--- flow/design.v ---
module subbytes#(
    parameter SBOX_WIDTH = 8,
    parameter SBOX_DEPTH = 256,
    parameter DATA_WIDTH = 16
)(
    input clk,
    input reset_n,
    input sbox_valid, 
    input [SBOX_WIDTH-1:0] sbox_out,
    input tvalid,
    input [DATA_WIDTH-1:0] in,       
    output reg valid,
    output reg [DATA_WIDTH-1:0] out       
);
    localparam NUM_BYTES = DATA_WIDTH / 8;
    reg [7:0] index;
    reg sbox_ready;
    reg [7:0] sbox_slice [0:NUM_BYTES-1][0:255];
    integer i;
    genvar g;
    always @(posedge clk or negedge reset_n) begin
        if (!reset_n) begin
            index <= 0;
            sbox_ready <= 0;
        end else if (sbox_valid && !sbox_ready) begin
            index <= index + 1;
            if (index == SBOX_DEPTH - 1) sbox_ready <= 1;
        end
    end
    generate
        for (g = 0; g < NUM_BYTES; g = g + 1) begin : MEM_WRITE
            always @(posedge clk) begin
                if (sbox_valid && !sbox_ready) begin
                    sbox_slice[g][index] <= sbox_out;
                end
            end
        end
    endgenerate
    wire [7:0] ram_read_data [0:NUM_BYTES-1];
    generate
        for (g = 0; g < NUM_BYTES; g = g + 1) begin : MEM_ASYNC_READ
            assign ram_read_data[g] = sbox_slice[g][in[g*8 +: 8]];
        end
    endgenerate
    always @(posedge clk or negedge reset_n) begin
        if (!reset_n) begin
            valid <= 0;
            out <= 0;
        end else begin
            if (tvalid && sbox_ready) valid <= 1;
            else valid <= 0;
            if (tvalid && sbox_ready) begin
                for (i = 0; i < NUM_BYTES; i = i + 1) begin
                    out[i*8 +: 8] <= ram_read_data[i];
                end
            end
        end
    end
endmodule
--- flow/run.sh ---
#!/bin/bash
# the make line also repeats each setting of config.mk as NAME=value (left out here)
make -C /OpenROAD-flow-scripts/flow DESIGN_CONFIG=/design/flow/config.mk WORK_HOME=/design/flow/orfs CLKGATE_MAP_FILE= finish
--- flow/config.mk ---
export PLATFORM = sky130hd
export DESIGN_NAME = subbytes
export DESIGN_NICKNAME = subbytes
export VERILOG_FILES = /design/flow/design.v
export SDC_FILE = /design/flow/constraint.sdc
export NUM_CORES = 4
export LEC_CHECK = 0
export CAP_MARGIN = 20
export CORE_MARGIN = 2
export CORE_UTILIZATION = 20
export PLACE_DENSITY = 0.6
export SLEW_MARGIN = 20
--- flow/constraint.sdc ---
create_clock -name core_clock -period 12.3 [get_ports {clk}]
set_input_delay 2.4600 -clock core_clock [delete_from_list [all_inputs] [get_ports {clk}]]
set_output_delay 2.4600 -clock core_clock [all_outputs]
set_load 0.01 [all_outputs]
==> reports/summary.txt, run 1 <==
status - timing/DRC/antenna clean
Slew HR - 0.135
period utilization - 0.526
CTS tree - done
GRT Util Overall - 0.132
total die size - 497000 um2
first drt pass iteration count - 6
grt peak-use layer - met2
Clock Power - 6.67 mW
cells in synth_stat.txt - 5796
Basic Gates by Area - 0.0332
Synth Instances - 5796
internal power - 12.1 mW
HP Class - reg -> reg
kind of critical path - in -> reg
grt total ovfl - 0
Initial Util - 0.201
Final Setup Violations - 0
final wirelength - 343000 um
CTS Buf Count - 214
num rows - 257
number of DRC markers in iteration 0 - 10300
port bufs - 44
Pins Over Slew Limit - 0
crit path DAT - 7.21 ns
Crit. End Element - flop
placed cell area - 105000 um2
largest net degree at the start of global routing - 130
clk sinks - 2074
Max stage delay on crit path - 1.16 ns
Setup Buffers After CTS - 0
Seq. pwr - 7.89 mW
Die X - 705 um
#FFs+latches synth - 2074
global-route wire length before repair - 476000 um
fmax - 154 MHz
GR Util met3 - 0.0346
Top pwr grp - registers
worst hold path depth - 2
setup slack, reg-to-reg - 8.53 ns
VDD IR max - 0.000139 V
Leak Pwr - 35.0 nW
multi-input combinational cell area - 33100 um2
WP data required - 13.03 ns
RSZ-0062 raised after global routing - false
Setup TNS Final - 0 ns
Die H - 705 um
Max Cap Violations - 0
Nets - 5766
Seq. cell area - 62100 um2
Core Region - 489000 um2
Synth top area share - 0.626
worst-margin pin slew - 1.26 ns
Post-synth ARST share - 0.0125
post_cts resized - 0
switching pwr - 4.07 mW
final setup margin - 5.83 ns
crit path launch type - primary input
crit-path cells - clkdlybuf4s50_1 -> buf_4 -> nor2b_1 -> nand2_1 -> a2111oi_0 -> nor3_1 -> o2111ai_1 -> nand3_1
Synth mux share - 0.229
Synth area leader - edfxtp_1
initial antenna violation count - 33
fill count - 50400
DR vias - 61900
yosys stat area - 98200 um2
switching portion of total power - 0.252
hold buffers post-CTS - 0
worst hold start - out[8]$_DFFE_PN0P_
Top cells by area - edfxtp_1 63%, mux4_2 14%, mux2i_1 9.0%
Clk pwr share - 0.413
crit-path leading delay family - simple AND/OR/NAND/NOR gates
I/O pin cnt - 45
clk slew on worst S/H paths - 0.06 ns
FF-to-FF path depth - 3
met1 Usage GRT - 0.167
M2 GR Usage - 0.207
Design Power - 16.2 mW
most common cell in the synthesized netlist - edfxtp_1
Crit-path slowest cell - a2111oi_0
crit path max fanout - 18
endpoints failing hold - 0
Reg2Reg Launch Point - index[3]$_DFFE_PN0P_
number of global-route vias before repair - 60700
detailed placer's ending HPWL - 220000 um
mean number of vias per cell - 4.99
Worst Setup EP - out[10]$_DFFE_PN0P_
minimum clock period - 6.47 ns
dpl ws - 5.16 ns
GP Congestion - 0.942
Top logic family - multiplexers
tool warnings - 59
Post-synth top flop - edfxtp_1
area grow syn2layout - 14.4%
cell area power density - 144 nW/um2
Post-Synth AOI/OAI Area - 0.0711
Sequential Power Share - 0.488
CTS H-tree depth - 4
DRC errors left - 0
Syn Nets - 5828
clk ins delay skew pair - 0.89 ns
WP buf/inv - 2
P_comb - 1.61 mW
Hold Crit Endpoint - out[8]$_DFFE_PN0P_
Bufs on Longest Clock Path - 3
Crit path depth - 8
adder-cell share of the synthesized area - 0.000509
syn_area_per_cell - 16.9 um2
Netlist cell types - 70
number of enable flip-flop cells - 2048
combinational share of power - 0.099
routed len/inst - 27.7 um
root buf cell - clkbuf_16
Post-synth top cells - 2048 x edfxtp_1, 885 x mux2i_1, 592 x mux4_2, 305 x nor2_1, 256 x o22ai_1
Synthesis Warnings - 1
Syn Std Cell Area - 98200 um2
worst reg2reg path endpoint - sbox_slice[475][2]$_DFFE_PP_
post-route cell area - 112000 um2
ANT nets after route - 0
Seq/Total Area, Yosys - 0.633
Worst Setup SP - in[11]
XOR/XNOR Area Share - 0.000624
clk_skew - 0.0385 ns
[metal layers]
metal  share of wire  up-vias
li1                -    24200
met1            0.37    32400
met2            0.45     4443
met3            0.12      843
met4           0.057       20
met5         0.00058        -
[area by class of cell]
cell class	count	area share
multi-input cells	3244	0.294
clock inverters	150	0.0142
repair buffers	189	0.0158
inverters	11	0.000446
diodes	15	0.000334
clock buffers	257	0.0496
flip-flops and latches	2074	0.553
well taps	6475	0.0721
[through the flow]
step / utilization / hold WS, ns / instances
after CTS: 0.229 / 0.581 / 12400
after floorplan: - / 0.493 / 5796
final: 0.230 / 0.569 / 12400
after global placement: 0.214 / 0.526 / 12000
after detailed placement: 0.215 / 0.567 / 12000
after global routing: 0.229 / 0.598 / 12400
==> run 2: changes to the inputs <==
Settings changed: ABC_AREA from default to 1, CAP_MARGIN 20 to 0, CORE_ASPECT_RATIO from default to 1.6, CORE_UTILIZATION 20 to 45, CTS_CLUSTER_DIAMETER from default to 329, CTS_CLUSTER_SIZE from default to 83, GPL_TIMING_DRIVEN from default to 0, SETUP_SLACK_MARGIN from default to 0.58.
Clock period 12.3 ns to 10.0 ns, I/O delays scaled along.
==> reports/summary.txt, run 2 <==
Synth Instances - 11600
Synth top area share - 0.588
Die X - 385 um
GRT Util Overall - 0.657
Last stage - 5_1_grt
port bufs - 32
CTS Buf Count - 28
stop err - [ERROR GRT-0116] Global routing finished with congestion. Check the congestion regions in the DRC Viewer.
clk sinks - 2074
Core Region - 231000 um2
Seq/Total Area, Yosys - 0.594
Netlist cell types - 19
Setup Buffers After CTS - 0
yosys stat area - 105000 um2
Syn Std Cell Area - 105000 um2
most common cell in the synthesized netlist - nand2_1
Post-synth ARST share - 0.0125
number of enable flip-flop cells - 2048
hold buffers post-CTS - 0
XOR/XNOR Area Share - 0.000503
Synth mux share - 0
Synthesis Warnings - 1
I/O pin cnt - 45
Post-Synth AOI/OAI Area - 0.0000957
Post-synth top cells - 4169 x nand2_1, 4089 x nand3_1, 2048 x edfxtp_1, 544 x buf_2, 284 x nor2_1
#FFs+latches synth - 2074
Top logic family - simple AND/OR/NAND/NOR gates
root buf cell - clkbuf_16
dpl ws - 3.85 ns
cells in synth_stat.txt - 11600
Die H - 614 um
Syn Nets - 11600
adder-cell share of the synthesized area - 0.000479
total die size - 236000 um2
num rows - 223
grt total ovfl - 18
post_cts resized - 0
Synth area leader - edfxtp_1
Bufs on Longest Clock Path - 3
Top cells by area - edfxtp_1 59%, nand3_1 20%, nand2_1 15%
Post-synth top flop - edfxtp_1
Initial Util - 0.453
detailed placer's ending HPWL - 536000 um
status - stopped before the end
CTS H-tree depth - 1
Basic Gates by Area - 0.356
placed cell area - 111000 um2
syn_area_per_cell - 9.01 um2
GP Congestion - 1.19
-- run 2: per-layer routing --
metal  global-route usage  GRT overflow
met4                0.679            15
met1                0.667             1
met2                0.869             1
met3                0.414             1
met5                0.154             0
-- run 2: per-stage QoR --
stage	TNS, ns	hold slack [ns]	std cells
2_1_floorplan	0	0.453	11600
3_3_place_gp	-3613.56	0.472	14700
3_5_place_dp	0	0.475	14700
4_1_cts	0	0.537	14800
==> run 3: changes to the inputs <==
Settings changed: CAP_MARGIN 0 to 15, CTS_CLUSTER_SIZE 83 to default, SETUP_SLACK_MARGIN 0.58 to default.
==> reports/summary.txt, run 3 <==
root buf cell - clkbuf_16
Top logic family - simple AND/OR/NAND/NOR gates
Post-Synth AOI/OAI Area - 0.0000957
dpl ws - 3.85 ns
CTS H-tree depth - 4
port bufs - 32
syn_area_per_cell - 9.01 um2
I/O pin cnt - 45
GP Congestion - 1.19
Die X - 385 um
Syn Nets - 11600
status - stopped before the end
#FFs+latches synth - 2074
stop err - [ERROR GRT-0116] Global routing finished with congestion. Check the congestion regions in the DRC Viewer.
Last stage - 5_1_grt
Synth area leader - edfxtp_1
post_cts resized - 0
Top cells by area - edfxtp_1 59%, nand3_1 20%, nand2_1 15%
detailed placer's ending HPWL - 536000 um
Post-synth top flop - edfxtp_1
Synth mux share - 0
Synth top area share - 0.588
GRT Util Overall - 0.668
Seq/Total Area, Yosys - 0.594
Syn Std Cell Area - 105000 um2
Setup Buffers After CTS - 0
Synth Instances - 11600
Netlist cell types - 19
placed cell count - 14700
total die size - 236000 um2
Basic Gates by Area - 0.356
cells in synth_stat.txt - 11600
Core Region - 231000 um2
most common cell in the synthesized netlist - nand2_1
XOR/XNOR Area Share - 0.000503
Bufs on Longest Clock Path - 4
Die H - 614 um
Synthesis Warnings - 1
grt total ovfl - 66
Initial Util - 0.453
clk sinks - 2074
num rows - 223
hold buffers post-CTS - 0
adder-cell share of the synthesized area - 0.000479
number of enable flip-flop cells - 2048
yosys stat area - 105000 um2
Post-synth ARST share - 0.0125
Post-synth top cells - 4169 x nand2_1, 4089 x nand3_1, 2048 x edfxtp_1, 544 x buf_2, 284 x nor2_1
CTS Buf Count - 210
[run 3: layer usage]
metal	GRT usage	GRT overflow
met1	0.675	1
met2	0.876	34
met3	0.437	0
met4	0.685	31
met5	0.151	0
[run 3: stage by stage]
| stage | hold WS (ns) | util | cell area, um2 |
|---|---|---|---|
| 4_1_cts | 0.497 | 0.508 | 117000 |
| 3_5_place_dp | 0.475 | 0.480 | 111000 |
| 3_3_place_gp | 0.472 | 0.471 | 109000 |
| 2_1_floorplan | 0.453 | - | 105000 |
==> run 4: changes to the inputs <==
Settings changed: ABC_AREA 1 to default, CAP_MARGIN 15 to 30, CELL_PAD_IN_SITES_DETAIL_PLACEMENT from default to 2, CELL_PAD_IN_SITES_GLOBAL_PLACEMENT from default to 3, CORE_ASPECT_RATIO 1.6 to 1.99, CORE_MARGIN 2 to 3, CORE_UTILIZATION 45 to 29, CTS_CLUSTER_DIAMETER 329 to 94, GPL_ROUTABILITY_DRIVEN from default to 0, GPL_TIMING_DRIVEN 0 to 1, MAX_ROUTING_LAYER from default to met4, MIN_ROUTING_LAYER from default to met2, PLACE_DENSITY 0.6 to default, SETUP_SLACK_MARGIN from default to 2.66, TNS_END_PERCENT from default to 25.
Clock period 10.0 ns to 9.86 ns, I/O delays scaled along.
==> reports/summary.txt, run 4 <==
fill count - 33600
Bufs on Longest Clock Path - 4
period utilization - 0.606
fmax - 167 MHz
VDD IR max - 0.000146 V
crit path launch type - primary input
Slew HR - 0.0312
Seq. cell area - 62100 um2
hold slack - 0.595 ns
most common cell in the synthesized netlist - edfxtp_1
num rows - 300
Top pwr grp - registers
Synth Instances - 5796
crit-path leading delay family - AND-OR/OR-AND gates
total die size - 346000 um2
Max stage delay on crit path - 1.13 ns
setup slack, reg-to-reg - 5.87 ns
CTS H-tree depth - 4
Syn Std Cell Area - 98200 um2
Crit. End Element - flop
Syn Nets - 5828
Max Cap Violations - 0
ANT nets after route - 0
Netlist cell types - 70
CTS tree - done
number of global-route vias before repair - 92800
post_cts resized - 0
Post-synth ARST share - 0.0125
DRC errors left - 0
Leak Pwr - 36.4 nW
Die X - 419 um
switching pwr - 5.64 mW
Sequential Power Share - 0.483
global-route wire length before repair - 600000 um
root buf cell - clkbuf_16
Nets - 6063
switching portion of total power - 0.277
crit path max fanout - 46
internal power - 14.7 mW
P_comb - 2.43 mW
WP data required - 10.71 ns
FF-to-FF path depth - 3
DR top layer - met4
Synth area leader - edfxtp_1
number of enable flip-flop cells - 2048
kind of critical path - in -> reg
Pins Over Slew Limit - 0
RSZ-0062 raised after global routing - false
cells in synth_stat.txt - 5796
worst-margin pin slew - 1.45 ns
syn_area_per_cell - 16.9 um2
status - timing/DRC/antenna clean
Synth mux share - 0.229
clk sinks - 2074
Initial Util - 0.292
routed len/inst - 41.8 um
endpoints failing hold - 0
multi-input combinational cell area - 33400 um2
Top cells by area - edfxtp_1 63%, mux4_2 14%, mux2i_1 9.0%
clk_skew - 0.0675 ns
wl on met1 - 0 um
Setup TNS Final - 0 ns
detailed placer's ending HPWL - 295000 um
port bufs - 44
Top logic family - multiplexers
Core Region - 336000 um2
GRT Util Overall - 0.398
worst reg2reg path endpoint - sbox_slice[433][1]$_DFFE_PP_
XOR/XNOR Area Share - 0.000624
Post-synth top flop - edfxtp_1
Seq/Total Area, Yosys - 0.633
adder-cell share of the synthesized area - 0.000509
Seq. pwr - 9.84 mW
worst hold start - index[5]$_DFFE_PN0P_
Crit path depth - 10
WP buf/inv - 3
yosys stat area - 98200 um2
Die H - 827 um
HP Class - reg -> reg
Final Setup Violations - 0
first drt pass iteration count - 7
worst hold path depth - 1
#FFs+latches synth - 2074
clk slew on worst S/H paths - 0.07 ns
Met2 Wirelength - 236000 um
Worst Setup EP - out[11]$_DFFE_PN0P_
Worst Setup SP - in[8]
combinational share of power - 0.119
Post-Synth AOI/OAI Area - 0.0711
largest net degree at the start of global routing - 160
initial antenna violation count - 8
mean number of vias per cell - 7.55
DR vias - 80700
clk ins delay skew pair - 0.94 ns
minimum clock period - 5.98 ns
final wirelength - 447000 um
I/O pin cnt - 45
number of DRC markers in iteration 0 - 18400
Reg2Reg Launch Point - sbox_ready$_DFFE_PN0P_
Hold Crit Endpoint - index[5]$_DFFE_PN0P_
tool warnings - 56
Synthesis Warnings - 1
Synth top area share - 0.626
metal3 WL - 160000 um
Basic Gates by Area - 0.0332
hold buffers post-CTS - 0
crit-path cells - buf_8 -> buf_4 -> or3b_2 -> o221ai_1 -> a21oi_1 -> a22oi_1 -> a21oi_1 -> buf_4 -> nor4b_1 -> a211o_1
crit path DAT - 6.83 ns
Clk pwr share - 0.398
grt total ovfl - 0
Clock Power - 8.12 mW
Post-synth top cells - 2048 x edfxtp_1, 885 x mux2i_1, 592 x mux4_2, 305 x nor2_1, 256 x o22ai_1
CTS Buf Count - 201
cell area power density - 182 nW/um2
Setup Buffers After CTS - 0
Crit-path slowest cell - a22oi_1
area grow syn2layout - 14.3%
## run 4: metal layers
layer | up-vias | GRT usage
li1 | 24700 | -
met3 | 3114 | 0.434
met2 | 27300 | 0.499
met4 | 0 | 0.121
met1 | 25500 | -
met5 | - | -
## run 4: metrics by stage
step / instances / cell area [um2] / utilization / power, mW / setup slack [ns]
after global routing: 10600 / 112000 / 0.333 / 20.8 / 3.43
after global placement: 10000 / 103000 / 0.307 / 12.2 / 2.25
after detailed placement: 10100 / 105000 / 0.311 / 12.3 / 3.16
after CTS: 10500 / 111000 / 0.330 / 20.2 / 4.10
after floorplan: 5796 / 98200 / - / 11.1 / 5.80
final: 10700 / 112000 / 0.334 / 20.4 / 3.88
## run 4: cell type report
cell class                      count  area share
Clock inverter                    106     0.00914
Sequential cell                  2074       0.554
Inverter                           11    0.000457
Tap cell                         4379      0.0488
Timing Repair Buffer              499      0.0404
Clock buffer                      251      0.0472
Antenna cell                      119     0.00265
Multi-Input combinational cell   3244       0.298
==> run 5: changes to the inputs <==
Settings changed: ABC_AREA from default to 0, CAP_MARGIN 30 to 20, CELL_PAD_IN_SITES_DETAIL_PLACEMENT 2 to default, CELL_PAD_IN_SITES_GLOBAL_PLACEMENT 3 to default, CORE_ASPECT_RATIO 1.99 to default, CORE_MARGIN 3 to 2, CORE_UTILIZATION 29 to 22, CTS_CLUSTER_DIAMETER 94 to default, GPL_TIMING_DRIVEN 1 to 0, HOLD_SLACK_MARGIN from default to -0.02, MAX_ROUTING_LAYER met4 to default, PLACE_DENSITY_LB_ADDON from default to 0.25, SETUP_SLACK_MARGIN 2.66 to -0.69, SLEW_MARGIN 20 to 0, TNS_END_PERCENT 25 to 70.
Clock period 9.86 ns to 9.16 ns, I/O delays scaled along.
==> reports/summary.txt, run 5 <==
Post-synth top flop - edfxtp_1
Synth mux share - 0.229
I/O pin cnt - 45
number of enable flip-flop cells - 2048
Setup Buffers After CTS - 0
Last stage - 5_1_grt
CTS Buf Count - 239
Synth top area share - 0.626
stop err - [ERROR GRT-0232] Routing congestion too high. Check the congestion heatmap in the GUI.
num rows - 245
Synth Instances - 5796
post_cts resized - 0
root buf cell - clkbuf_16
Post-synth top cells - 2048 x edfxtp_1, 885 x mux2i_1, 592 x mux4_2, 305 x nor2_1, 256 x o22ai_1
Syn Nets - 5828
hold buffers post-CTS - 0
status - stopped before the end
clk sinks - 2074
#FFs+latches synth - 2074
GRT Util Overall - 1.05
XOR/XNOR Area Share - 0.000624
Die X - 672 um
port bufs - 38
Core Region - 445000 um2
cells in synth_stat.txt - 5796
Post-Synth AOI/OAI Area - 0.0711
grt total ovfl - 131000
total die size - 452000 um2
yosys stat area - 98200 um2
CTS H-tree depth - 4
Top cells by area - edfxtp_1 63%, mux4_2 14%, mux2i_1 9.0%
Netlist cell types - 70
Synthesis Warnings - 1
syn_area_per_cell - 16.9 um2
Basic Gates by Area - 0.0332
Post-synth ARST share - 0.0125
Syn Std Cell Area - 98200 um2
adder-cell share of the synthesized area - 0.000509
placed cell count - 11900
Top logic family - multiplexers
placed cell area - 108000 um2
Seq/Total Area, Yosys - 0.633
most common cell in the synthesized netlist - edfxtp_1
Synth area leader - edfxtp_1
Bufs on Longest Clock Path - 4
Die H - 672 um
detailed placer's ending HPWL - 419000 um
Initial Util - 0.221
## run 5: per-stage QoR
| stage | setup WS, ns | TNS, ns | hold WS, ns |
|---|---|---|---|
| floorplan | 5.24 | 0 | 0.493 |
| global placement | -2.74 | -4390.07 | 0.529 |
| detailed placement | 1.20 | 0 | 0.533 |
| CTS | 2.18 | 0 | 0.547 |
## run 5: per-layer routing
metal  track usage  GRT overflow
met1             -             -
met3         0.494             0
met2         0.442             0
met5          14.3        131000
met4         0.362             0
==> run 6: changes to the inputs <==
Settings changed: ABC_AREA 0 to default, CORE_UTILIZATION 22 to 72, GPL_ROUTABILITY_DRIVEN 0 to default, GPL_TIMING_DRIVEN 0 to default, HOLD_SLACK_MARGIN -0.02 to default, MIN_ROUTING_LAYER met2 to default, PLACE_DENSITY from default to 0.64, PLACE_DENSITY_LB_ADDON 0.25 to default, SETUP_SLACK_MARGIN -0.69 to 0.53, SLEW_MARGIN 0 to 20, TNS_END_PERCENT 70 to default.
Clock period 9.16 ns to 3.24 ns, I/O delays scaled along.
==> reports/summary.txt, run 6 <==
Hold Crit Endpoint - sbox_slice[314][0]$_DFFE_PP_
Crit path depth - 8
Max Cap Violations - 0
Reg2Reg Launch Point - sbox_slice[291][4]$_DFFE_PP_
HP Class - in -> reg
Synth top area share - 0.626
root buf cell - clkbuf_16
DRC errors left - 0
Post-Synth AOI/OAI Area - 0.0711
Post-synth top flop - edfxtp_1
WP data required - 3.95 ns
period utilization - 0.884
kind of critical path - in -> reg
hold slack - 0.333 ns
Max stage delay on crit path - 0.87 ns
#FFs+latches synth - 2074
ANT nets after route - 0
Leak Pwr - 40.5 nW
setup slack, reg-to-reg - 0.45 ns
syn_area_per_cell - 16.9 um2
GP Congestion - 1.09
crit path launch type - primary input
Clk pwr share - 0.386
clk sinks - 2074
cell repeated most along the worst path - buf_4
status - timing/DRC/antenna clean
Crit-path slowest cell - a2111oi_0
Seq. pwr - 30.0 mW
worst hold start - sbox_out[0]
Seq/Total Area, Yosys - 0.633
VDD IR max - 0.000747 V
final wirelength - 347000 um
yosys stat area - 98200 um2
combinational share of power - 0.120
global-route wire length before repair - 488000 um
number of global-route vias before repair - 68200
first drt pass iteration count - 9
tool warnings - 42
worst hold path depth - 1
CTS tree - done
clk slew on worst S/H paths - 0.06 ns
RSZ-0062 raised after global routing - true
FF-to-FF path depth - 8
detailed placer's ending HPWL - 236000 um
adder-cell share of the synthesized area - 0.000509
XOR/XNOR Area Share - 0.000624
I/O pin cnt - 45
Clock Power - 23.4 mW
Syn Std Cell Area - 98200 um2
DR vias - 69900
Initial Util - 0.725
port bufs - 44
Netlist cell types - 70
cell area power density - 526 nW/um2
initial antenna violation count - 24
Worst Setup EP - out[13]$_DFFE_PN0P_
number of enable flip-flop cells - 2048
number of DRC markers in iteration 0 - 14600
Bufs on Longest Clock Path - 3
worst reg2reg path endpoint - out[12]$_DFFE_PN0P_
GRT Util Overall - 0.498
fmax - 349 MHz
Nets - 6794
switching pwr - 15.2 mW
Basic Gates by Area - 0.0332
endpoints failing hold - 0
Setup Buffers After CTS - 0
Post-synth ARST share - 0.0125
Synth Instances - 5796
Synthesis Warnings - 1
Post-synth top cells - 2048 x edfxtp_1, 885 x mux2i_1, 592 x mux4_2, 305 x nor2_1, 256 x o22ai_1
internal power - 45.4 mW
num rows - 135
Crit. End Element - flop
crit-path leading delay family - AND-OR/OR-AND gates
Design Power - 60.6 mW
placed cell area - 108000 um2
P_comb - 7.27 mW
most common cell in the synthesized netlist - edfxtp_1
Pins Over Slew Limit - 0
CTS Buf Count - 200
area grow syn2layout - 17.3%
clk_skew - 0.0350 ns
Top pwr grp - registers
mean number of vias per cell - 8.00
post-route cell area - 115000 um2
Top cells by area - edfxtp_1 63%, mux4_2 14%, mux2i_1 9.0%
Top logic family - multiplexers
Syn Nets - 5828
crit path DAT - 3.58 ns
Sequential Power Share - 0.494
routed len/inst - 39.8 um
Synth area leader - edfxtp_1
Core Region - 135000 um2
WP buf/inv - 4
Slew HR - 0.185
grt total ovfl - 0
total die size - 139000 um2
cells in synth_stat.txt - 5796
worst-margin pin slew - 1.22 ns
Die H - 373 um
crit-path cells - clkdlybuf4s50_1 -> buf_4 -> nand2_2 -> buf_12 -> buf_4 -> a2111oi_0 -> a2111oi_1 -> a221o_1
switching portion of total power - 0.250
minimum clock period - 2.86 ns
Final Setup Violations - 0
Worst Setup SP - in[14]
Die X - 373 um
clk ins delay skew pair - 0.86 ns
largest net degree at the start of global routing - 106
Synth mux share - 0.229
CTS H-tree depth - 4
crit path max fanout - 10
==> run 6: per-stage QoR <==
stage          setup slack (ns)   util  std cells  setup TNS, ns
4_1_cts                   0.353  0.848       8715              0
2_1_floorplan             0.531      -       5796              0
3_3_place_gp              -1.06  0.799       8339          -8.20
6_report                  0.376  0.850       8728              0
5_1_grt                   0.459  0.850       8716              0
3_5_place_dp             -0.866  0.799       8339          -7.88
==> run 6: repair_timing <==
item | 4_1_cts | 5_1_grt
hold buffers | 1 | 0
pin swaps | 1 | 4
endpoints found under the hold margin | 26 | 0
resized | 30 | 59
setup endpoints to repair | 17 | 21
==> run 6: cell type report <==
class | count | area, um2
Tap cell | 1781 | 2230
Clock inverter | 128 | 1140
Multi-Input combinational cell | 3244 | 33300
Sequential cell | 2074 | 62200
Fill cell | 6186 | 20300
Inverter | 11 | 50.0
Antenna cell | 12 | 30.0
Timing Repair Buffer | 1231 | 11000
Clock buffer | 247 | 5300
==> run 6: routing by layer <==
layer | vias up | GRT usage | wire length (um)
li1 | 26200 | - | -
met1 | 34200 | 0.630 | 107000
met2 | 7694 | 0.730 | 152000
met3 | 1718 | 0.189 | 59000
met4 | 30 | 0.320 | 29400
met5 | - | 0.00172 | 325
==> run 7: changes to the inputs <==
Settings changed: ABC_AREA from default to 1, CORE_UTILIZATION 72 to 62, CTS_CLUSTER_SIZE from default to 100, PLACE_DENSITY 0.64 to 0.4, SETUP_SLACK_MARGIN 0.53 to default.
Clock period 3.24 ns to 5.36 ns, I/O delays scaled along.
==> reports/summary.txt, run 7 <==
status - timing/DRC/antenna clean
placed cell count - 13200
Leak Pwr - 41.7 nW
Post-synth top flop - edfxtp_1
Synth Instances - 11600
Crit-path slowest cell - nand3_1
root buf cell - clkbuf_16
Worst Setup EP - out[7]$_DFFE_PN0P_
initial antenna violation count - 16
CTS tree - done
Seq/Total Area, Yosys - 0.594
Synth top area share - 0.588
most common cell in the synthesized netlist - nand2_1
cell area power density - 325 nW/um2
clk slew on worst S/H paths - 0.06 ns
routed len/inst - 28.5 um
Clk pwr share - 0.408
Post-synth ARST share - 0.0125
Top pwr grp - registers
Initial Util - 0.625
Syn Nets - 11600
Final Setup Violations - 0
HP Class - reg -> reg
hold buffers post-CTS - 0
Slew HR - 0.133
Die X - 415 um
number of DRC markers in iteration 0 - 17600
CTS H-tree depth - 4
Setup TNS Final - 0 ns
clk_skew - 0.0231 ns
Nets - 11200
mean number of vias per cell - 6.91
crit-path leading delay family - simple AND/OR/NAND/NOR gates
Post-synth top cells - 4169 x nand2_1, 4089 x nand3_1, 2048 x edfxtp_1, 544 x buf_2, 284 x nor2_1
num rows - 150
Synthesis Warnings - 1
Design Power - 36.5 mW
Core Region - 167000 um2
Basic Gates by Area - 0.356
clk ins delay skew pair - 0.88 ns
Worst Setup SP - in[0]
FF-to-FF path depth - 3
adder-cell share of the synthesized area - 0.000479
switching pwr - 9.33 mW
endpoints failing hold - 0
Clock Power - 14.9 mW
VDD IR max - 0.000393 V
worst hold path depth - 2
internal power - 27.2 mW
cells in synth_stat.txt - 11600
total die size - 172000 um2
grt total ovfl - 0
worst hold start - sbox_ready$_DFFE_PN0P_
Top cells by area - edfxtp_1 59%, nand3_1 20%, nand2_1 15%
detailed placer's ending HPWL - 223000 um
Bufs on Longest Clock Path - 3
cell repeated most along the worst path - nand3_1
fmax - 269 MHz
first drt pass iteration count - 9
global-route wire length before repair - 564000 um
ANT nets after route - 0
GP Congestion - 1.00
clk sinks - 2074
Seq. pwr - 17.9 mW
DRC errors left - 0
#FFs+latches synth - 2074
post_cts resized - 0
setup slack, reg-to-reg - 1.93 ns
port bufs - 44
switching portion of total power - 0.255
tool warnings - 132
minimum clock period - 3.72 ns
placed cell area - 106000 um2
largest net degree at the start of global routing - 185
final wirelength - 388000 um
worst-margin pin slew - 1.30 ns
Post-Synth AOI/OAI Area - 0.0000957
P_comb - 3.76 mW
kind of critical path - in -> reg
period utilization - 0.695
Synth area leader - edfxtp_1
combinational share of power - 0.103
worst reg2reg path endpoint - sbox_slice[431][5]$_DFFE_PP_
crit-path cells - buf_8 -> inv_16 -> buf_12 -> nand2_1 -> nand3_1 -> nand3_1 -> nand3_1 -> nand3_1 -> nand3_1 -> nand3_1 -> nand3_1 -> nand3_1 -> nand2_1
crit path max fanout - 184
Crit path depth - 13
Hold Crit Endpoint - sbox_ready$_DFFE_PN0P_
Setup Buffers After CTS - 0
area grow syn2layout - 7.71%
WP data required - 6.12 ns
crit path DAT - 4.48 ns
GRT Util Overall - 0.439
Synth mux share - 0
CTS Buf Count - 215
Syn Std Cell Area - 105000 um2
Max stage delay on crit path - 0.44 ns
DR vias - 93900
Sequential Power Share - 0.489
Die H - 415 um
yosys stat area - 105000 um2
I/O pin cnt - 45
Crit. End Element - flop
XOR/XNOR Area Share - 0.000503
final cell count without fillers - 13600
number of enable flip-flop cells - 2048
number of global-route vias before repair - 86900
Top logic family - simple AND/OR/NAND/NOR gates
crit path launch type - primary input
Pins Over Slew Limit - 0
Reg2Reg Launch Point - index[4]$_DFFE_PN0P_
Netlist cell types - 19
RSZ-0062 raised after global routing - false
Max Cap Violations - 0
post-route cell area - 113000 um2
syn_area_per_cell - 9.01 um2
WP buf/inv - 3
[run 7: layout make-up]
cell class / instances / area [um2]
Clock buffer: 275 / 5730
Multi-Input combinational cell: 8555 / 37400
Clock inverter: 130 / 1140
Antenna cell: 18 / 45.0
Sequential cell: 2074 / 62100
Fill cell: 13000 / 54800
Tap cell: 2204 / 2760
Timing Repair Buffer: 282 / 3170
Inverter: 55 / 282
[run 7: per-layer routing]
| layer | vias to the layer above | share of wire | global-route usage |
|---|---|---|---|
| li1 | 39500 | - | - |
| met1 | 44200 | 0.34 | 0.582 |
| met2 | 8451 | 0.43 | 0.640 |
| met3 | 1682 | 0.15 | 0.126 |
| met4 | 20 | 0.072 | 0.276 |
| met5 | - | 0.00035 | 0.000278 |
[run 7: metrics by stage]
stage	utilization	hold slack [ns]	setup slack [ns]
after floorplan	-	0.453	2.69
after global placement	0.631	0.507	1.06
after detailed placement	0.631	0.504	1.09
after CTS	0.672	0.517	1.98
after global routing	0.672	0.564	1.81
final	0.673	0.516	1.64
==> run 8: changes to the inputs <==
Settings changed: ABC_AREA 1 to default, CORE_UTILIZATION 62 to 45, CTS_CLUSTER_SIZE 100 to default, PLACE_DENSITY 0.4 to 0.6.
Clock period 5.36 ns to 4.56 ns, I/O delays scaled along.
==> reports/summary.txt, run 8 <==
HP Class - in -> async
largest net degree at the start of global routing - 124
most common cell in the synthesized netlist - edfxtp_1
kind of critical path - in -> reg
Initial Util - 0.452
Clock Power - 17.4 mW
clk slew on worst S/H paths - 0.06 ns
minimum clock period - 4.06 ns
worst reg2reg path endpoint - sbox_slice[266][7]$_DFFE_PP_
hold slack - 0.159 ns
Post-synth ARST share - 0.0125
Synth area leader - edfxtp_1
port bufs - 44
Seq/Total Area, Yosys - 0.633
syn_area_per_cell - 16.9 um2
Reg2Reg Launch Point - index[3]$_DFFE_PN0P_
Top logic family - multiplexers
Seq. cell area - 62100 um2
Synth Instances - 5796
Pins Over Slew Limit - 0
Syn Nets - 5828
Final Setup Violations - 0
num rows - 171
Sequential Power Share - 0.492
Nets - 6297
P_comb - 4.63 mW
post-route cell area - 112000 um2
CTS H-tree depth - 4
cell repeated most along the worst path - buf_12
hold buffers post-CTS - 0
total die size - 222000 um2
CTS Buf Count - 214
Clk pwr share - 0.401
Crit. End Element - flop
internal power - 32.5 mW
clk sinks - 2074
final wirelength - 342000 um
Leak Pwr - 37.8 nW
fmax - 246 MHz
Setup TNS Final - 0 ns
adder-cell share of the synthesized area - 0.000509
Die X - 471 um
dpl ws - -0.241 ns
global-route wire length before repair - 476000 um
I/O pin cnt - 45
Synth mux share - 0.229
Setup Buffers After CTS - 0
multi-input combinational cell area - 32900 um2
WP data required - 5.33 ns
number of enable flip-flop cells - 2048
status - timing/DRC/antenna clean
fill count - 17500
Worst Setup EP - out[0]$_DFFE_PN0P_
VDD IR max - 0.000305 V
WP buf/inv - 4
Netlist cell types - 70
Die H - 471 um
XOR/XNOR Area Share - 0.000624
setup slack, reg-to-reg - 1.25 ns
Post-synth top cells - 2048 x edfxtp_1, 885 x mux2i_1, 592 x mux4_2, 305 x nor2_1, 256 x o22ai_1
RSZ-0062 raised after global routing - false
Slew HR - 0.226
clk_skew - 0.0507 ns
DR vias - 62800
Worst Setup SP - in[1]
crit path launch type - primary input
GP Congestion - 1.00
Top cells by area - edfxtp_1 63%, mux4_2 14%, mux2i_1 9.0%
Syn Std Cell Area - 98200 um2
detailed placer's ending HPWL - 233000 um
placed cell count - 8903
grt total ovfl - 0
placed cell area - 105000 um2
crit path max fanout - 31
mean number of vias per cell - 6.75
first drt pass iteration count - 6
root buf cell - clkbuf_16
switching portion of total power - 0.249
routed len/inst - 36.8 um
crit-path cells - buf_8 -> buf_12 -> buf_12 -> buf_4 -> mux2i_1 -> a221oi_1 -> o21ai_0 -> a311oi_1 -> o2111ai_1 -> o211ai_1
DRC errors left - 0
number of global-route vias before repair - 61200
Max Cap Violations - 0
GRT Util Overall - 0.303
area grow syn2layout - 14.0%
switching pwr - 10.8 mW
initial antenna violation count - 15
number of DRC markers in iteration 0 - 9487
combinational share of power - 0.107
clk ins delay skew pair - 0.89 ns
Max stage delay on crit path - 0.95 ns
endpoints failing hold - 0
final setup margin - 0.499 ns
tool warnings - 55
Basic Gates by Area - 0.0332
Post-Synth AOI/OAI Area - 0.0711
period utilization - 0.890
Core Region - 217000 um2
ANT nets after route - 0
crit path DAT - 4.83 ns
CTS tree - done
Synthesis Warnings - 1
yosys stat area - 98200 um2
Post-synth top flop - edfxtp_1
Seq. pwr - 21.3 mW
FF-to-FF path depth - 6
Synth top area share - 0.626
#FFs+latches synth - 2074
worst-margin pin slew - 1.16 ns
Crit path depth - 10
Bufs on Longest Clock Path - 3
Crit-path slowest cell - a311oi_1
cells in synth_stat.txt - 5796
post_cts resized - 0
final cell count without fillers - 9302
cell area power density - 386 nW/um2
Top pwr grp - registers
crit-path leading delay family - AND-OR/OR-AND gates
## run 8: final cells by class
type,instances,area share
sequential,2074,0.555
multi-input combinational,3244,0.294
timing repair buffer,720,0.0576
clock buffer,266,0.0508
tap,2854,0.0319
clock inverter,126,0.0102
inverter,11,0.000458
antenna,7,0.000156
## run 8: layer usage
metal	track usage	routed length, um	up-vias
li1	-	-	25300
met1	0.415	133000	33000
met2	0.467	157000	3862
met3	0.0654	34800	652
met4	0.140	17500	8
met5	0	55	-
## run 8: metrics by stage
stage	util	total power, mW
2_1_floorplan	-	24.0
3_3_place_gp	0.484	26.2
3_5_place_dp	0.484	26.2
4_1_cts	0.516	43.3
5_1_grt	0.516	44.2
6_report	0.516	43.3
==> run 9: changes to the inputs <==
Settings changed: CAP_MARGIN 20 to 40, CORE_UTILIZATION 45 to 72, CTS_CLUSTER_SIZE from default to 10, PLACE_DENSITY 0.6 to default, PLACE_DENSITY_LB_ADDON from default to 0.25, SETUP_SLACK_MARGIN from default to 0.53.
Clock period 4.56 ns to 3.24 ns, I/O delays scaled along.
==> reports/summary.txt, run 9 <==
crit path max fanout - 7
tool warnings - 33
Synthesis Warnings - 1
endpoints failing hold - 0
FF-to-FF path depth - 9
CTS Buf Count - 227
Synth top area share - 0.626
Pins Over Slew Limit - 0
Post-synth top flop - edfxtp_1
Top cells by area - edfxtp_1 63%, mux4_2 14%, mux2i_1 9.0%
switching pwr - 15.1 mW
Basic Gates by Area - 0.0332
Die X - 373 um
detailed placer's ending HPWL - 235000 um
Core Region - 135000 um2
GP Congestion - 1.08
fmax - 337 MHz
num rows - 135
worst hold path depth - 1
yosys stat area - 98200 um2
DR vias - 71800
Top logic family - multiplexers
root buf cell - clkbuf_16
Setup TNS Final - 0 ns
crit path launch type - primary input
Clock Power - 23.0 mW
CTS H-tree depth - 4
Crit. End Element - flop
routed len/inst - 41.4 um
Netlist cell types - 70
setup slack, reg-to-reg - 0.36 ns
period utilization - 0.916
HP Class - in -> reg
Leak Pwr - 40.1 nW
final wirelength - 356000 um
clk slew on worst S/H paths - 0.05 ns
global-route wire length before repair - 494000 um
Design Power - 60.4 mW
VDD IR max - 0.000624 V
clk sinks - 2074
status - timing/DRC/antenna clean
cell area power density - 526 nW/um2
Max stage delay on crit path - 0.43 ns
Syn Nets - 5828
largest net degree at the start of global routing - 98
CTS tree - done
#FFs+latches synth - 2074
Clk pwr share - 0.381
Slew HR - 0.355
combinational share of power - 0.122
Worst Setup SP - in[10]
cell repeated most along the worst path - buf_4
P_comb - 7.38 mW
final cell count without fillers - 8608
area grow syn2layout - 16.9%
number of global-route vias before repair - 68900
placed cell count - 8261
RSZ-0062 raised after global routing - true
adder-cell share of the synthesized area - 0.000509
number of enable flip-flop cells - 2048
crit-path leading delay family - AND-OR/OR-AND gates
WP data required - 4.05 ns
grt total ovfl - 0
syn_area_per_cell - 16.9 um2
Crit-path slowest cell - o2111a_2
XOR/XNOR Area Share - 0.000624
Post-synth ARST share - 0.0125
total die size - 139000 um2
I/O pin cnt - 45
DRC errors left - 0
Initial Util - 0.725
Reg2Reg Launch Point - sbox_slice[415][1]$_DFFE_PP_
worst-margin pin slew - 0.968 ns
Syn Std Cell Area - 98200 um2
ANT nets after route - 0
Final Setup Violations - 0
fill count - 5986
Nets - 6765
Top pwr grp - registers
worst hold start - sbox_out[2]
Post-Synth AOI/OAI Area - 0.0711
clk ins delay skew pair - 0.89 ns
first drt pass iteration count - 12
Synth area leader - edfxtp_1
Sequential Power Share - 0.497
Max Cap Violations - 0
port bufs - 44
initial antenna violation count - 29
Worst Setup EP - out[14]$_DFFE_PN0P_
Seq/Total Area, Yosys - 0.633
minimum clock period - 2.97 ns
switching portion of total power - 0.250
Synth mux share - 0.229
kind of critical path - in -> reg
crit-path cells - buf_2 -> buf_4 -> buf_4 -> buf_4 -> buf_4 -> nand3b_1 -> buf_4 -> o22ai_1 -> a211o_1 -> a21oi_1 -> a21oi_1 -> o2111a_2 -> a211o_1
Crit path depth - 13
clk_skew - 0.0264 ns
Die H - 373 um
internal power - 45.3 mW
Synth Instances - 5796
crit path DAT - 3.78 ns
most common cell in the synthesized netlist - edfxtp_1
Hold Crit Endpoint - sbox_slice[315][2]$_DFFE_PP_
mean number of vias per cell - 8.34
Post-synth top cells - 2048 x edfxtp_1, 885 x mux2i_1, 592 x mux4_2, 305 x nor2_1, 256 x o22ai_1
number of DRC markers in iteration 0 - 16700
Seq. pwr - 30.0 mW
worst reg2reg path endpoint - out[9]$_DFFE_PN0P_
WP buf/inv - 6
cells in synth_stat.txt - 5796
GRT Util Overall - 0.505
Bufs on Longest Clock Path - 3
run 9: cell type report:
type | count | area, um2 | area share
Tap cell | 1781 | 2230 | 0.0194
Clock buffer | 297 | 6110 | 0.0532
Clock inverter | 10 | 134 | 0.00117
Timing Repair Buffer | 1175 | 10700 | 0.0933
Antenna cell | 16 | 40.0 | 0.000349
Inverter | 11 | 50.0 | 0.000436
Sequential cell | 2074 | 62200 | 0.541
Multi-Input combinational cell | 3244 | 33400 | 0.291
run 9: per-layer routing:
| metal | track usage | wire (um) |
|---|---|---|
| met3 | 0.213 | 66200 |
| met1 | 0.637 | 105000 |
| met5 | 0.00926 | 447 |
| met2 | 0.721 | 151000 |
| met4 | 0.335 | 33600 |
run 9: stage by stage:
| step | util | setup WS, ns | hold slack (ns) | instance area [um2] |
|---|---|---|---|---|
| 2_1_floorplan | - | 0.531 | 0.352 | 98200 |
| 3_3_place_gp | 0.794 | -1.51 | 0.528 | 108000 |
| 3_5_place_dp | 0.794 | -0.831 | 0.539 | 108000 |
| 4_1_cts | 0.844 | 0.404 | 0.177 | 114000 |
| 5_1_grt | 0.847 | 0.446 | 0.182 | 115000 |
| 6_report | 0.848 | 0.272 | 0.182 | 115000 |
run 9: repair_timing:
| item | in CTS | in global routing |
|---|---|---|
| hold buffers | 1 | 0 |
| cloned | 3 | 1 |
| hold endpoints to repair | 26 | 0 |
| setup endpoints to repair | 18 | 20 |
| pin swaps | 3 | 7 |
| resized | 62 | 80 |
| buffers inserted | 5 | 9 |
==> run 10: changes to the inputs <==
Settings changed: ABC_AREA from default to 1, CAP_MARGIN 40 to 5, CELL_PAD_IN_SITES_GLOBAL_PLACEMENT from default to 0, CORE_ASPECT_RATIO from default to 0.8, CORE_UTILIZATION 72 to 68, CTS_CLUSTER_SIZE 10 to 65, GPL_TIMING_DRIVEN from default to 1, MAX_ROUTING_LAYER from default to met5, MIN_ROUTING_LAYER from default to met1, PLACE_DENSITY_LB_ADDON 0.25 to default, SETUP_SLACK_MARGIN 0.53 to 0.45, SLEW_MARGIN 20 to 35.
Clock period 3.24 ns to 6.77 ns, I/O delays scaled along.
==> reports/summary.txt, run 10 <==
Slew HR - 0.267
P_comb - 3.00 mW
crit path launch type - primary input
dpl ws - 1.58 ns
adder-cell share of the synthesized area - 0.000479
most common cell in the synthesized netlist - nand2_1
final wirelength - 385000 um
number of global-route vias before repair - 86500
cell repeated most along the worst path - nand3_1
hold buffers post-CTS - 0
Basic Gates by Area - 0.356
clk slew on worst S/H paths - 0.07 ns
Final Util - 0.729
largest net degree at the start of global routing - 202
cell area power density - 254 nW/um2
tool warnings - 134
DRC errors left - 0
DR vias - 94100
area grow syn2layout - 6.30%
worst reg2reg path endpoint - sbox_slice[303][6]$_DFFE_PP_
Post-Synth AOI/OAI Area - 0.0000957
Sequential Power Share - 0.501
fmax - 204 MHz
Worst Setup SP - in[8]
Synth Instances - 11600
Netlist cell types - 19
Reg2Reg Launch Point - sbox_ready$_DFFE_PN0P_
Die H - 355 um
Crit-path slowest cell - buf_8
GP Congestion - 0.968
port bufs - 44
worst hold start - sbox_ready$_DFFE_PN0P_
total die size - 157000 um2
Clock Power - 11.1 mW
internal power - 21.0 mW
Setup Buffers After CTS - 0
Design Power - 28.2 mW
CTS H-tree depth - 4
I/O pin cnt - 45
Max Cap Violations - 0
first drt pass iteration count - 22
ANT nets after route - 0
Post-synth top cells - 4169 x nand2_1, 4089 x nand3_1, 2048 x edfxtp_1, 544 x buf_2, 284 x nor2_1
Synth mux share - 0
combinational share of power - 0.106
global-route wire length before repair - 559000 um
Core Region - 152000 um2
Max stage delay on crit path - 0.61 ns
worst hold path depth - 2
minimum clock period - 4.89 ns
final setup margin - 1.88 ns
syn_area_per_cell - 9.01 um2
status - timing/DRC/antenna clean
Seq. pwr - 14.2 mW
number of enable flip-flop cells - 2048
Nets - 11100
Post-synth ARST share - 0.0125
Setup TNS Final - 0 ns
worst-margin pin slew - 1.10 ns
Die X - 442 um
clk sinks - 2074
Pins Over Slew Limit - 0
num rows - 128
yosys stat area - 105000 um2
routed len/inst - 29.0 um
clk ins delay skew pair - 0.86 ns
Initial Util - 0.686
crit-path cells - buf_8 -> inv_16 -> buf_12 -> nand2_1 -> nand3_1 -> nand3_1 -> nand3_1 -> nand3_1 -> nand3_1 -> nand3_1 -> nand3_1 -> nand3_1 -> nand2_1
Bufs on Longest Clock Path - 3
CTS tree - done
Crit path depth - 13
kind of critical path - in -> reg
Top logic family - simple AND/OR/NAND/NOR gates
CTS Buf Count - 199
Post-synth top flop - edfxtp_1
Syn Std Cell Area - 105000 um2
switching pwr - 7.29 mW
HP Class - reg -> reg
VDD IR max - 0.000289 V
initial antenna violation count - 20
hold slack - 0.536 ns
Worst Setup EP - out[14]$_DFFE_PN0P_
crit path max fanout - 187
period utilization - 0.723
grt total ovfl - 0
Synthesis Warnings - 1
Hold Crit Endpoint - sbox_ready$_DFFE_PN0P_
Top pwr grp - registers
number of DRC markers in iteration 0 - 21500
detailed placer's ending HPWL - 216000 um
Synth area leader - edfxtp_1
post_cts resized - 0
setup slack, reg-to-reg - 3.27 ns
endpoints failing hold - 0
cells in synth_stat.txt - 11600
Clk pwr share - 0.393
crit-path leading delay family - simple AND/OR/NAND/NOR gates
#FFs+latches synth - 2074
Syn Nets - 11600
root buf cell - clkbuf_16
mean number of vias per cell - 7.09
fill count - 10800
Top cells by area - edfxtp_1 59%, nand3_1 20%, nand2_1 15%
Crit. End Element - flop
Seq/Total Area, Yosys - 0.594
crit path DAT - 5.62 ns
RSZ-0062 raised after global routing - false
Leak Pwr - 40.9 nW
clk_skew - 0.0231 ns
WP data required - 7.50 ns
Synth top area share - 0.588
switching portion of total power - 0.258
XOR/XNOR Area Share - 0.000503
Final Setup Violations - 0
FF-to-FF path depth - 9
WP buf/inv - 3
GRT Util Overall - 0.479
[run 10: stage by stage]
step	instances	area (um2)
after global placement	12900	104000
after CTS	13200	111000
after global routing	13300	111000
after detailed placement	12900	105000
after floorplan	11600	105000
final	13300	111000
[run 10: metal layers]
metal	up-vias	track usage	routed length, um
met2	9639	0.667	159000
met4	24	0.280	26800
met1	43400	0.647	128000
li1	39300	-	-
met5	-	0.000299	167
met3	1733	0.179	71400
[run 10: layout make-up]
cell class / instances / area [um2] / area share
Clock inverter: 96 / 769 / 0.00692
Sequential cell: 2074 / 62100 / 0.559
Clock buffer: 271 / 5490 / 0.0494
Timing Repair Buffer: 189 / 2340 / 0.0210
Inverter: 55 / 289 / 0.00260
Multi-Input combinational cell: 8555 / 37600 / 0.338
Antenna cell: 8 / 20.0 / 0.000180
Tap cell: 2015 / 2520 / 0.0227
==> run 11: changes to the inputs <==
Settings changed: ABC_AREA 1 to default, CAP_MARGIN 5 to 20, CELL_PAD_IN_SITES_GLOBAL_PLACEMENT 0 to default, CORE_ASPECT_RATIO 0.8 to default, CORE_UTILIZATION 68 to 60, CTS_CLUSTER_SIZE 65 to default, GPL_TIMING_DRIVEN 1 to default, MAX_ROUTING_LAYER met5 to default, MIN_ROUTING_LAYER met1 to default, PLACE_DENSITY from default to 0.6, SETUP_SLACK_MARGIN 0.45 to default, SLEW_MARGIN 35 to 20.
Clock period 6.77 ns to 3.65 ns, I/O delays scaled along.
==> reports/summary.txt, run 11 <==
status - timing/DRC/antenna clean
cells in synth_stat.txt - 5796
Nets - 6587
Post-synth top cells - 2048 x edfxtp_1, 885 x mux2i_1, 592 x mux4_2, 305 x nor2_1, 256 x o22ai_1
fmax - 284 MHz
Die H - 409 um
RSZ-0062 raised after global routing - false
Max stage delay on crit path - 0.83 ns
root buf cell - clkbuf_16
Clk pwr share - 0.399
#FFs+latches synth - 2074
Hold Crit Endpoint - sbox_slice[317][7]$_DFFE_PP_
most common cell in the synthesized netlist - edfxtp_1
Final Setup Violations - 0
Slew HR - 0.235
Seq. pwr - 26.6 mW
period utilization - 0.964
Top logic family - multiplexers
port bufs - 44
global-route wire length before repair - 473000 um
ANT nets after route - 0
Sequential Power Share - 0.487
Synth mux share - 0.229
Initial Util - 0.604
worst hold path depth - 1
clk ins delay skew pair - 0.87 ns
Leak Pwr - 39.5 nW
WP data required - 4.41 ns
yosys stat area - 98200 um2
Clock Power - 21.8 mW
Netlist cell types - 70
final wirelength - 339000 um
switching portion of total power - 0.247
crit path max fanout - 33
Worst Setup EP - out[3]$_DFFE_PN0P_
number of enable flip-flop cells - 2048
crit-path cells - buf_8 -> buf_12 -> or3b_2 -> o221ai_1 -> a221oi_1 -> a211oi_1 -> o2111ai_1 -> o211ai_1
Post-Synth AOI/OAI Area - 0.0711
Synth Instances - 5796
clk_skew - 0.0265 ns
crit path DAT - 4.28 ns
Crit. End Element - flop
Setup TNS Final - 0 ns
CTS tree - done
Synth top area share - 0.626
area grow syn2layout - 16.1%
adder-cell share of the synthesized area - 0.000509
crit-path leading delay family - AND-OR/OR-AND gates
P_comb - 6.18 mW
Max Cap Violations - 0
CTS H-tree depth - 4
combinational share of power - 0.113
endpoints failing hold - 0
worst hold start - sbox_out[7]
GRT Util Overall - 0.404
num rows - 148
grt total ovfl - 0
Seq/Total Area, Yosys - 0.633
routed len/inst - 38.0 um
total die size - 167000 um2
Syn Nets - 5828
crit path launch type - primary input
Core Region - 163000 um2
clk slew on worst S/H paths - 0.06 ns
number of DRC markers in iteration 0 - 10400
Worst Setup SP - in[0]
Bufs on Longest Clock Path - 3
I/O pin cnt - 45
final cell count without fillers - 8919
XOR/XNOR Area Share - 0.000624
post_cts resized - 0
Die X - 409 um
detailed placer's ending HPWL - 237000 um
Top cells by area - edfxtp_1 63%, mux4_2 14%, mux2i_1 9.0%
Synthesis Warnings - 1
DR vias - 65100
mean number of vias per cell - 7.29
Reg2Reg Launch Point - sbox_slice[443][0]$_DFFE_PP_
switching pwr - 13.5 mW
Final Util - 0.702
HP Class - in -> reg
internal power - 41.1 mW
worst reg2reg path endpoint - out[0]$_DFFE_PN0P_
Crit path depth - 8
cell area power density - 478 nW/um2
Crit-path slowest cell - a211oi_1
Basic Gates by Area - 0.0332
DRC errors left - 0
minimum clock period - 3.52 ns
number of global-route vias before repair - 62600
CTS Buf Count - 212
FF-to-FF path depth - 7
initial antenna violation count - 19
Synth area leader - edfxtp_1
clk sinks - 2074
Top pwr grp - registers
WP buf/inv - 2
Syn Std Cell Area - 98200 um2
VDD IR max - 0.000543 V
setup slack, reg-to-reg - 0.52 ns
Post-synth ARST share - 0.0125
Pins Over Slew Limit - 0
first drt pass iteration count - 6
Post-synth top flop - edfxtp_1
largest net degree at the start of global routing - 113
syn_area_per_cell - 16.9 um2
GP Congestion - 1.06
tool warnings - 35
kind of critical path - in -> reg
worst-margin pin slew - 1.14 ns
placed cell count - 8515
==> run 11: per-stage QoR <==
stage | hold WS [ns] | power, mW | area (um2) | setup slack, ns
finish | 0.296 | 54.5 | 114000 | 0.131
global route | 0.319 | 55.6 | 114000 | 0.249
CTS | 0.292 | 54.4 | 114000 | 0.412
detailed placement | 0.573 | 33.0 | 107000 | -0.493
global placement | 0.532 | 33.0 | 107000 | -0.632
floorplan | 0.434 | 30.0 | 98200 | 0.833
==> run 11: cell type report <==
class	count	area [um2]
Antenna cell	4	10.0
Clock buffer	276	5770
Clock inverter	123	1150
Fill cell	10900	48500
Inverter	11	51.3
Multi-Input combinational cell	3244	32900
Sequential cell	2074	62100
Tap cell	2175	2720
Timing Repair Buffer	1012	9270
==> run 11: per-layer routing <==
metal / vias to the layer above / track usage / wire, um
li1: 25800 / - / -
met4: 20 / 0.186 / 18300
met1: 33500 / 0.565 / 126000
met3: 796 / 0.115 / 44700
met5: - / 0 / 123
met2: 4885 / 0.594 / 150000
==> run 11: timing repair <==
item	CTS	global route
endpoints found under the setup margin	0	0
hold buffers	1	0
endpoints found under the hold margin	26	0
setup buffers	0	0
==> run 12: changes to the inputs <==
Settings changed: CAP_MARGIN 20 to 15, CORE_UTILIZATION 60 to 72, CTS_CLUSTER_SIZE from default to 20, PLACE_DENSITY 0.6 to 0.64, SETUP_SLACK_MARGIN from default to 0.75.
Clock period 3.65 ns to 3.24 ns, I/O delays scaled along.
==> reports/summary.txt, run 12 <==
status - timing/DRC/antenna clean
Seq. pwr - 30.0 mW
combinational share of power - 0.127
P_comb - 7.76 mW
Slew HR - 0.233
Basic Gates by Area - 0.0332
first drt pass iteration count - 9
I/O pin cnt - 45
clk ins delay skew pair - 0.88 ns
CTS H-tree depth - 4
GRT Util Overall - 0.521
Die X - 373 um
internal power - 45.5 mW
crit path DAT - 3.69 ns
Post-Synth AOI/OAI Area - 0.0711
Synth mux share - 0.229
port bufs - 44
Seq/Total Area, Yosys - 0.633
number of global-route vias before repair - 69800
Post-synth top flop - edfxtp_1
total die size - 139000 um2
area grow syn2layout - 19.3%
Synth area leader - edfxtp_1
number of enable flip-flop cells - 2048
final wirelength - 372000 um
clk_skew - 0.0356 ns
Synth Instances - 5796
DR vias - 72900
WP data required - 3.97 ns
crit-path leading delay family - AND-OR/OR-AND gates
Pins Over Slew Limit - 0
num rows - 135
Leak Pwr - 41.3 nW
number of DRC markers in iteration 0 - 15600
GP Congestion - 1.06
#FFs+latches synth - 2074
initial antenna violation count - 26
routed len/inst - 42.2 um
most common cell in the synthesized netlist - edfxtp_1
Syn Std Cell Area - 98200 um2
cells in synth_stat.txt - 5796
Post-synth ARST share - 0.0125
XOR/XNOR Area Share - 0.000624
cell repeated most along the worst path - a211o_1
ANT nets after route - 0
kind of critical path - reg -> reg
switching pwr - 15.8 mW
worst hold start - sbox_out[6]
Worst Setup SP - sbox_slice[317][1]$_DFFE_PP_
global-route wire length before repair - 509000 um
DRC errors left - 0
Worst Setup EP - out[9]$_DFFE_PN0P_
Crit. End Element - flop
clk sinks - 2074
multi-input combinational cell area - 34200 um2
Post-synth top cells - 2048 x edfxtp_1, 885 x mux2i_1, 592 x mux4_2, 305 x nor2_1, 256 x o22ai_1
Die H - 373 um
Crit path depth - 7
Clk pwr share - 0.384
crit-path cells - mux4_2 -> a211o_1 -> a211oi_1 -> or4_1 -> nor4b_2 -> buf_4 -> a211o_1
Synth top area share - 0.626
CTS Buf Count - 204
Syn Nets - 5828
Final Setup Violations - 0
Max Cap Violations - 0
Reg2Reg Launch Point - sbox_slice[317][1]$_DFFE_PP_
WP buf/inv - 1
HP Class - in -> reg
placed cell area - 109000 um2
Clock Power - 23.5 mW
fill count - 5725
Top pwr grp - registers
mean number of vias per cell - 8.27
Netlist cell types - 70
crit path launch type - flop
cell area power density - 522 nW/um2
Initial Util - 0.725
endpoints failing hold - 0
detailed placer's ending HPWL - 243000 um
tool warnings - 42
Core Region - 135000 um2
worst-margin pin slew - 1.15 ns
RSZ-0062 raised after global routing - true
Setup TNS Final - 0 ns
switching portion of total power - 0.257
setup slack, reg-to-reg - 0.28 ns
Sequential Power Share - 0.489
Seq. cell area - 62200 um2
clk slew on worst S/H paths - 0.07 ns
Bufs on Longest Clock Path - 3
FF-to-FF path depth - 7
Max stage delay on crit path - 0.76 ns
VDD IR max - 0.000625 V
crit path max fanout - 2
Crit-path slowest cell - a211oi_1
syn_area_per_cell - 16.9 um2
Nets - 6889
minimum clock period - 2.96 ns
Hold Crit Endpoint - sbox_slice[373][6]$_DFFE_PP_
worst hold path depth - 1
period utilization - 0.913
worst reg2reg path endpoint - out[9]$_DFFE_PN0P_
Top cells by area - edfxtp_1 63%, mux4_2 14%, mux2i_1 9.0%
adder-cell share of the synthesized area - 0.000509
post-route cell area - 117000 um2
CTS tree - done
Synthesis Warnings - 1
fmax - 338 MHz
root buf cell - clkbuf_16
largest net degree at the start of global routing - 114
grt total ovfl - 0
Top logic family - multiplexers
hold slack - 0.252 ns
yosys stat area - 98200 um2
run 12: layout make-up:
class                      instances  share of cell area
antenna                           13            0.000277
sequential                      2074               0.530
multi-input combinational       3244               0.291
clock inverter                   116             0.00921
timing repair buffer            1322               0.104
inverter                          11            0.000427
clock buffer                     260              0.0457
tap                             1781              0.0190
run 12: routing by layer:
metal	GRT usage	share of wire	routed length [um]
met2	0.767	0.43	160000
met1	0.648	0.30	110000
met3	0.208	0.18	65800
met5	0	0.00066	245
met4	0.339	0.096	35800
run 12: repair_timing:
action,in CTS,in global routing
gates cloned,1,4
setup endpoints to repair,33,261
setup buffers,10,33
hold buffers,1,0
pin swaps,16,42
endpoints found under the hold margin,26,0
gates resized,181,168
run 12: through the flow:
stage / util / power [mW] / worst slack (ns) / cells
2_1_floorplan: - / 33.9 / 0.649 / 5796
3_3_place_gp: 0.803 / 37.2 / -1.40 / 8382
3_5_place_dp: 0.803 / 37.4 / -0.973 / 8383
4_1_cts: 0.857 / 60.2 / 0.567 / 8771
5_1_grt: 0.865 / 61.9 / 0.346 / 8809
6_report: 0.865 / 61.3 / 0.283 / 8821
==> run 13: changes to the inputs <==
Settings changed: ABC_AREA from default to 1, CAP_MARGIN 15 to 40, CELL_PAD_IN_SITES_GLOBAL_PLACEMENT from default to 0, CORE_ASPECT_RATIO from default to 1.14, CTS_CLUSTER_DIAMETER from default to 53, CTS_CLUSTER_SIZE 20 to 14, GPL_TIMING_DRIVEN from default to 1, MAX_ROUTING_LAYER from default to met5, MIN_ROUTING_LAYER from default to met1, PLACE_DENSITY 0.64 to default, PLACE_DENSITY_LB_ADDON from default to 0.06, SETUP_SLACK_MARGIN 0.75 to 0.96, SLEW_MARGIN 20 to 35.
==> reports/summary.txt, run 13 <==
status - timing/DRC/antenna clean
Top logic family - simple AND/OR/NAND/NOR gates
number of enable flip-flop cells - 2048
tool warnings - 40
Setup TNS Final - 0 ns
P_comb - 6.73 mW
most common cell in the synthesized netlist - nand2_1
GP Congestion - 1.12
clk sinks - 2074
Post-synth top flop - edfxtp_1
Reg2Reg Launch Point - sbox_slice[315][3]$_DFFE_PP_
detailed placer's ending HPWL - 236000 um
Pins Over Slew Limit - 0
worst reg2reg path endpoint - out[3]$_DFFE_PN0P_
Netlist cell types - 19
cells in synth_stat.txt - 11600
Syn Std Cell Area - 105000 um2
Synthesis Warnings - 1
Clk pwr share - 0.365
HP Class - in -> async
WP buf/inv - 3
mean number of vias per cell - 7.27
WP data required - 3.97 ns
FF-to-FF path depth - 10
worst-margin pin slew - 0.890 ns
Synth Instances - 11600
Core Region - 144000 um2
VDD IR max - 0.000622 V
endpoints failing hold - 0
Clock Power - 20.8 mW
cell area power density - 492 nW/um2
Synth mux share - 0
I/O pin cnt - 45
Max stage delay on crit path - 0.29 ns
DR vias - 99100
number of global-route vias before repair - 91900
Sequential Power Share - 0.517
crit path max fanout - 40
Die X - 361 um
Top cells by area - edfxtp_1 59%, nand3_1 20%, nand2_1 15%
crit path launch type - primary input
period utilization - 0.755
Slew HR - 0.407
Syn Nets - 11600
clk slew on worst S/H paths - 0.06 ns
GRT Util Overall - 0.508
switching portion of total power - 0.257
Die H - 411 um
first drt pass iteration count - 14
Bufs on Longest Clock Path - 3
syn_area_per_cell - 9.01 um2
cell repeated most along the worst path - nand3_1
Crit-path slowest cell - nand3_1
Crit path depth - 13
Design Power - 57.1 mW
internal power - 42.4 mW
port bufs - 44
Post-synth ARST share - 0.0125
global-route wire length before repair - 562000 um
crit path DAT - 3.18 ns
Worst Setup EP - out[3]$_DFFE_PN0P_
ANT nets after route - 0
adder-cell share of the synthesized area - 0.000479
area grow syn2layout - 11.0%
DRC errors left - 0
#FFs+latches synth - 2074
clk_skew - 0.0304 ns
crit-path leading delay family - simple AND/OR/NAND/NOR gates
total die size - 148000 um2
Post-synth top cells - 4169 x nand2_1, 4089 x nand3_1, 2048 x edfxtp_1, 544 x buf_2, 284 x nor2_1
Final Setup Violations - 0
Nets - 11700
Basic Gates by Area - 0.356
fill count - 8776
combinational share of power - 0.118
Leak Pwr - 44.0 nW
Synth top area share - 0.588
kind of critical path - in -> reg
root buf cell - clkbuf_16
Synth area leader - edfxtp_1
crit-path cells - buf_12 -> clkinv_16 -> buf_12 -> nand2_1 -> nand3_1 -> nand3_1 -> nand3_1 -> nand3_1 -> nand3_1 -> nand3_1 -> nand3_1 -> nand3_1 -> nand2_1
Post-Synth AOI/OAI Area - 0.0000957
CTS H-tree depth - 4
minimum clock period - 2.45 ns
setup slack, reg-to-reg - 0.85 ns
initial antenna violation count - 16
clk ins delay skew pair - 0.87 ns
num rows - 149
XOR/XNOR Area Share - 0.000503
grt total ovfl - 0
CTS Buf Count - 179
Crit. End Element - flop
yosys stat area - 105000 um2
Seq/Total Area, Yosys - 0.594
Worst Setup SP - in[0]
fmax - 409 MHz
Top pwr grp - registers
Seq. pwr - 29.6 mW
RSZ-0062 raised after global routing - true
routed len/inst - 28.5 um
CTS tree - done
Initial Util - 0.724
Max Cap Violations - 0
switching pwr - 14.7 mW
largest net degree at the start of global routing - 124
final wirelength - 388000 um
number of DRC markers in iteration 0 - 22700
run 13: what timing repair did:
action	in CTS	in global routing
endpoints found under the setup margin	573	798
buffers inserted	1	9
gates resized	47	74
cloned	0	10
hold buffers	0	0
run 13: final cells by class:
class / count / area (um2) / area share
Multi-Input combinational cell: 8555 / 37500 / 0.323
Clock buffer: 212 / 4830 / 0.0416
Inverter: 55 / 317 / 0.00273
Clock inverter: 49 / 487 / 0.00420
Sequential cell: 2074 / 62200 / 0.536
Timing Repair inverter: 3 / 33.8 / 0.000291
Antenna cell: 20 / 50.0 / 0.000431
Timing Repair Buffer: 770 / 8320 / 0.0717
Tap cell: 1887 / 2360 / 0.0204
run 13: through the flow:
step | setup WS [ns] | area (um2) | instances | util | hold slack (ns)
3_3_place_gp | 0.133 | 110000 | 13300 | 0.761 | 0.542
2_1_floorplan | 0.998 | 105000 | 11600 | - | 0.352
6_report | 0.792 | 116000 | 13600 | 0.803 | 0.225
5_1_grt | 0.905 | 116000 | 13600 | 0.803 | 0.254
3_5_place_dp | 0.102 | 110000 | 13300 | 0.762 | 0.543
4_1_cts | 0.836 | 115000 | 13600 | 0.799 | 0.215
run 13: metal layers:
layer  GRT usage  vias up  share of wire
li1            -    40400              -
met1       0.651    45100           0.31
met2       0.741    11000           0.42
met3       0.173     2561           0.18
met4       0.334       18          0.086
met5     0.00161        -        0.00036
No activity file was given, so power comes from the tool's default toggle rates.
